## build 7
// pixel_generation
module pixel_generation(
    input clk,                               
    input reset,                             
    input video_on,                          
    input [9:0] x, y,    
    input KEY_UP, KEY_DOWN, KEY_LEFT, KEY_RIGHT,
    output reg [11:0] rgb                    
    );
clock: 5.06 ns
lec_check: 0
cap_margin: 20
core_margin: 2
core_utilization: 68
cts_cluster_diameter: 394
cts_cluster_size: 99
place_density: 0.36
setup_slack_margin: -0.46
slew_margin: 20
run.sh (not shown) runs the stock make flow with config.mk's settings and CLKGATE_MAP_FILE=.
What the final checks of build 7 revealed, after a flow that finished every stage, was a layout that fails on setup timing.
Setup changes, build 7 to build 92
# build 7
export LEC_CHECK = 0
export CAP_MARGIN = 20
export CORE_MARGIN = 2
export CORE_UTILIZATION = 68
export CTS_CLUSTER_DIAMETER = 394
export CTS_CLUSTER_SIZE = 99
export PLACE_DENSITY = 0.36
export SETUP_SLACK_MARGIN = -0.46
export SLEW_MARGIN = 20
create_clock -name core_clock -period 5.06 [get_ports {clk}]
# build 92
export LEC_CHECK = 0
export CAP_MARGIN = 20
export CORE_MARGIN = 2
export CORE_UTILIZATION = 66
export MAX_ROUTING_LAYER = met4
export SLEW_MARGIN = 20
create_clock -name core_clock -period 9.58 [get_ports {clk}]
### Flow results
- Build 92 has completed all stages; timing, DRC and antenna checks passed.
- Taking build 7 as 1.0, build 92 lands at 0.21 on non-clock buffer count.
- Going from build 7 to build 92, detailed route wirelength on metal3 lower; number of non-clock inverters in the layout neither gained nor lost much; final cell count fell by 240.
- Compared with build 7, in build 92 die area rose by about 3%, post-route standard cell area excluding fillers fell by about 14%, routed wire length fell by 4.9%.
- | first-pass GRT wire length | build 92 vs build 7 | better |
The following lists how build 32 was set up differently from build 92:
# build 92
export LEC_CHECK = 0
export CAP_MARGIN = 20
export CORE_MARGIN = 2
export CORE_UTILIZATION = 66
export MAX_ROUTING_LAYER = met4
export SLEW_MARGIN = 20
create_clock -name core_clock -period 9.58 [get_ports {clk}]
# build 32
export LEC_CHECK = 0
export CAP_MARGIN = 20
export CORE_MARGIN = 2
export CORE_UTILIZATION = 66
export MAX_ROUTING_LAYER = met4
export SETUP_SLACK_MARGIN = 1.65
export SLEW_MARGIN = 20
create_clock -name core_clock -period 5.66 [get_ports {clk}]
## What came out
- Build 32 never completed; the flow aborted with a tool error in 5_1_grt.
- Post-synth area from yosys stat: build 32 vs build 92 identical
- Going from build 92 to build 32, number of placed cells counting well taps went up; number of instances in the synthesized netlist did not really move; buffers inserted during post-CTS setup optimization went up; instance area after placement went up.
- NOTE detailed placer's ending HPWL build 92->build 32 increased by a few percent
- Build 32 ended with more weighted congestion at the end of routability-driven global placement than build 92.
## Diff of input files: build 94 against build 32
# build 32
export LEC_CHECK = 0
export CAP_MARGIN = 20
export CORE_MARGIN = 2
export CORE_UTILIZATION = 66
export MAX_ROUTING_LAYER = met4
export SETUP_SLACK_MARGIN = 1.65
export SLEW_MARGIN = 20
create_clock -name core_clock -period 5.66 [get_ports {clk}]
# build 94
export LEC_CHECK = 0
export CAP_MARGIN = 20
export CORE_MARGIN = 2
export CORE_UTILIZATION = 70
export MAX_ROUTING_LAYER = met4
export PLACE_DENSITY_LB_ADDON = 0.08
export SETUP_SLACK_MARGIN = 2.74
export SLEW_MARGIN = 20
create_clock -name core_clock -period 9.58 [get_ports {clk}]
--- outcome ---
Build 94 has completed all stages; timing, DRC and antenna checks passed.
Relative to build 32, the die extent in x of build 94 is lower by about 2.8%.
Area fraction in full adders, half adders and majority gates came out exactly the same in build 32 and build 94.
Taking build 94 over build 32, the detailed placer's ending HPWL ratio works out to 0.942.
Die: build 94 smaller than build 32
Between build 32 and build 94, the height of the die is lower for build 94.


pixel_generation again, from the RTL that the note above started with.
Settings: LEC_CHECK=0, CAP_MARGIN=0, CELL_PAD_IN_SITES_GLOBAL_PLACEMENT=1, CORE_ASPECT_RATIO=0.52, CORE_MARGIN=5, CORE_UTILIZATION=20, CTS_CLUSTER_DIAMETER=247, GPL_TIMING_DRIVEN=0, HOLD_SLACK_MARGIN=0.18, MAX_ROUTING_LAYER=met4, MIN_ROUTING_LAYER=met1, SETUP_SLACK_MARGIN=1.91, SLEW_MARGIN=20, TNS_END_PERCENT=100; clock period 6.62 ns.
The starting point completed with no timing, DRC or antenna violations.
Next try:
CAP_MARGIN = 20   (was 0)
CELL_PAD_IN_SITES_GLOBAL_PLACEMENT = default   (was 1)
CORE_ASPECT_RATIO = default   (was 0.52)
CORE_MARGIN = 2   (was 5)
CORE_UTILIZATION = 68   (was 20)
GPL_TIMING_DRIVEN = default   (was 0)
HOLD_SLACK_MARGIN = default   (was 0.18)
SETUP_SLACK_MARGIN = -0.34   (was 1.91)
TNS_END_PERCENT = 70   (was 100)
clock period = 4.94 ns   (was 6.62 ns; I/O delays follow)
What happened:
- Now the flow finished but failed the layout checks on capacitance limit, slew limit, setup timing
- sequential share of layout area rose by 0.75 points
- hold slack gains 29 ps
- wire length decreases by about 34%
- final cell count fell by 20%
- worst setup slack degrades by 1500 ps
- critical path depth fell by 2
- first-iteration DRC count climbs by 42%
- core utilization increases by 56 points
Next try:
CORE_MARGIN = 7   (was 2)
CORE_UTILIZATION = 63   (was 68)
SETUP_SLACK_MARGIN = 1.52   (was -0.34)
clock period = 6.62 ns   (was 4.94 ns; I/O delays follow)
This time the run ran to the end with no violations.
Die size grows by 24%.
Critical path depth came out higher by 1.
Setup slack gains 1700 ps.
Worst hold slack gets worse by 37 ps.
Synthesized cell count is unchanged.
Via count is lower by 4.4%.
Wire length grows by 1.5%.
Next try:
CORE_MARGIN = 2   (was 7)
SETUP_SLACK_MARGIN = 1.06   (was 1.52)
clock period = 5.72 ns   (was 6.62 ns; I/O delays follow)
First-iteration DRC count goes down by 0.81%. Area after synthesis is unchanged. Setup slack got worse by 480 ps. Via count goes up by 5.5%. Wire length goes up by 7.1%. Worst hold slack barely changes. Design area goes up by 8.2%. Sequential cell count does not change.
Next try:
CORE_UTILIZATION = 72   (was 63)
CTS_CLUSTER_SIZE = 21   (was default)
SETUP_SLACK_MARGIN = -0.34   (was 1.06)
clock period = 4.84 ns   (was 5.72 ns; I/O delays follow)
Effect: This time the run ended with an error in detailed routing (5_2_route) (DRT-0255). Die area goes down by roughly a tenth. Synthesized cell count is unchanged. Global-route usage is higher by 5.4 points. Synthesized area is unchanged.
Next try:
CORE_UTILIZATION = 60   (was 72)
CTS_CLUSTER_DIAMETER = default   (was 247)
CTS_CLUSTER_SIZE = default   (was 21)
MAX_ROUTING_LAYER = default   (was met4)
MIN_ROUTING_LAYER = default   (was met1)
SETUP_SLACK_MARGIN = default   (was -0.34)
TNS_END_PERCENT = default   (was 70)
clock period = 5.0 ns   (was 4.84 ns; I/O delays follow)
- With this change the flow produced a layout that fails on setup timing
- die area goes up by about 20%
- synthesized cell count stays the same
- global-route usage goes down by 9.2 points
- area after synthesis does not change
